Design signalProcess, start of the top module:
module signalProcess(clk, rst, SCK, MOSI, MISO, SSEL);
input clk;
input rst;
input SCK, SSEL, MOSI;
output MISO;
wire [7:0] dataByte;
wire [7:0] sendByte;
reg [7:0] compressedX [63:0];
reg [6:0] inputCounter;
wire byte_received;
reg signalReceived;
wire byteSent;
integer i;
integer j;
assign sendByte = compressedX[j[5:0]];
signalReceive srA(.clk(clk), .rst(rst), .SCK(SCK), .MOSI(MOSI), .byteReceived(byte_received), .dataByte(dataByte), .SSEL(SSEL));
always @(posedge clk)
begin 
  if(rst)
  begin
    i <= 0;
    inputCounter <= 7'b0000000;
  end
  else if(~signalReceived)
  begin
    if(byte_received)
    begin
      i <= i+1;
      inputCounter <= inputCounter + 7'b0000001; 
    end
  end
end
always @(posedge clk)
begin 
  if(~rst && ~signalReceived && byte_received && i >= 0 && i < 64)
    compressedX[i[5:0]] <= dataByte;
end
always @(posedge clk)
begin
  if(rst)
    signalReceived <= 1'b0;
  else
    signalReceived <= (inputCounter == 7'b1000000);
end
sending sB(.clk(clk), .rst(rst), .SCK(SCK), .MISO(MISO), .SSEL(SSEL), .data(sendByte), .signalReceived(signalReceived), .byteSent(byteSent));
always @(posedge clk)
begin
  if(rst)
    j <= -1;
  else if(signalReceived)
  begin
    if(byteSent)
    begin
      j <= j+1;
    end 
  end
end
endmodule
Size in the first run: roughly 1300 cells after synthesis, roughly 600 flip-flops, roughly 6 I/O pins, about 23000 sq um of cells after synthesis.
Settings: LEC_CHECK=0, CAP_MARGIN=25, CELL_PAD_IN_SITES_GLOBAL_PLACEMENT=0, CORE_MARGIN=2, CORE_UTILIZATION=72, CTS_CLUSTER_DIAMETER=89, CTS_CLUSTER_SIZE=17, GPL_ROUTABILITY_DRIVEN=1, GPL_TIMING_DRIVEN=1, MIN_ROUTING_LAYER=met1, PLACE_DENSITY_LB_ADDON=0.25, SETUP_SLACK_MARGIN=0.47, SLEW_MARGIN=20; clock period 2.55 ns.
run.sh (not shown) runs the stock make flow with config.mk's settings and CLKGATE_MAP_FILE=.
The first run reached the layout checks and failed them: negative setup slack.
Rerun with:
==> flow/config.mk (replaced) <==
export PLATFORM = sky130hd
export DESIGN_NAME = signalProcess
export DESIGN_NICKNAME = signalProcess
export VERILOG_FILES = /design/flow/design.v
export SDC_FILE = /design/flow/constraint.sdc
export NUM_CORES = 4
export LEC_CHECK = 0
export CAP_MARGIN = 20
export CORE_MARGIN = 2
export CORE_UTILIZATION = 70
export CTS_CLUSTER_SIZE = 25
export SLEW_MARGIN = 20
==> flow/constraint.sdc (replaced) <==
create_clock -name core_clock -period 6.92 [get_ports {clk}]
set_input_delay 1.3840 -clock core_clock [delete_from_list [all_inputs] [get_ports {clk}]]
set_output_delay 1.3840 -clock core_clock [all_outputs]
set_load 0.01 [all_outputs]
Result: Now the flow completed without violations. Critical path depth grows by 1. Area after synthesis is unchanged. Global-route usage shrinks by 0.58 points. Die size grows by a few percent. Non-clock buffer count shrinks by 141.
Rerun with:
--- a/flow/config.mk
+++ b/flow/config.mk
@@ -10,2 +10,3 @@
-export CORE_UTILIZATION = 70
-export CTS_CLUSTER_SIZE = 25
+export CORE_UTILIZATION = 71
+export CTS_CLUSTER_SIZE = 13
+export SETUP_SLACK_MARGIN = 0.35
==> flow/constraint.sdc (replaced) <==
create_clock -name core_clock -period 2.52 [get_ports {clk}]
set_input_delay 0.5040 -clock core_clock [delete_from_list [all_inputs] [get_ports {clk}]]
set_output_delay 0.5040 -clock core_clock [all_outputs]
set_load 0.01 [all_outputs]
Outcome: Cell count rose by 6.2%. Sequential cell count does not change. Core utilization goes up by 4.0 points. Routed wire length went down by 2.3%. Final area rises by 4.3%. Die area goes down by 1.4%. Total power came out higher to 2.6 times its value. Setup slack got worse by 2600 ps. Non-clock buffer count went up by 124.
Rerun with:
--- a/flow/config.mk
+++ b/flow/config.mk
@@ -10 +10,2 @@
-export CORE_UTILIZATION = 71
+export CORE_UTILIZATION = 72
+export CTS_CLUSTER_DIAMETER = 25
@@ -11,0 +13 @@
+export PLACE_DENSITY_LB_ADDON = 0.25
- This time the run failed in clock tree synthesis (4_1_cts)
- die size decreases by 1.4%
- synthesized area stays the same
- synthesized cell count stays the same
Power is estimated from default activity; no workload was simulated.
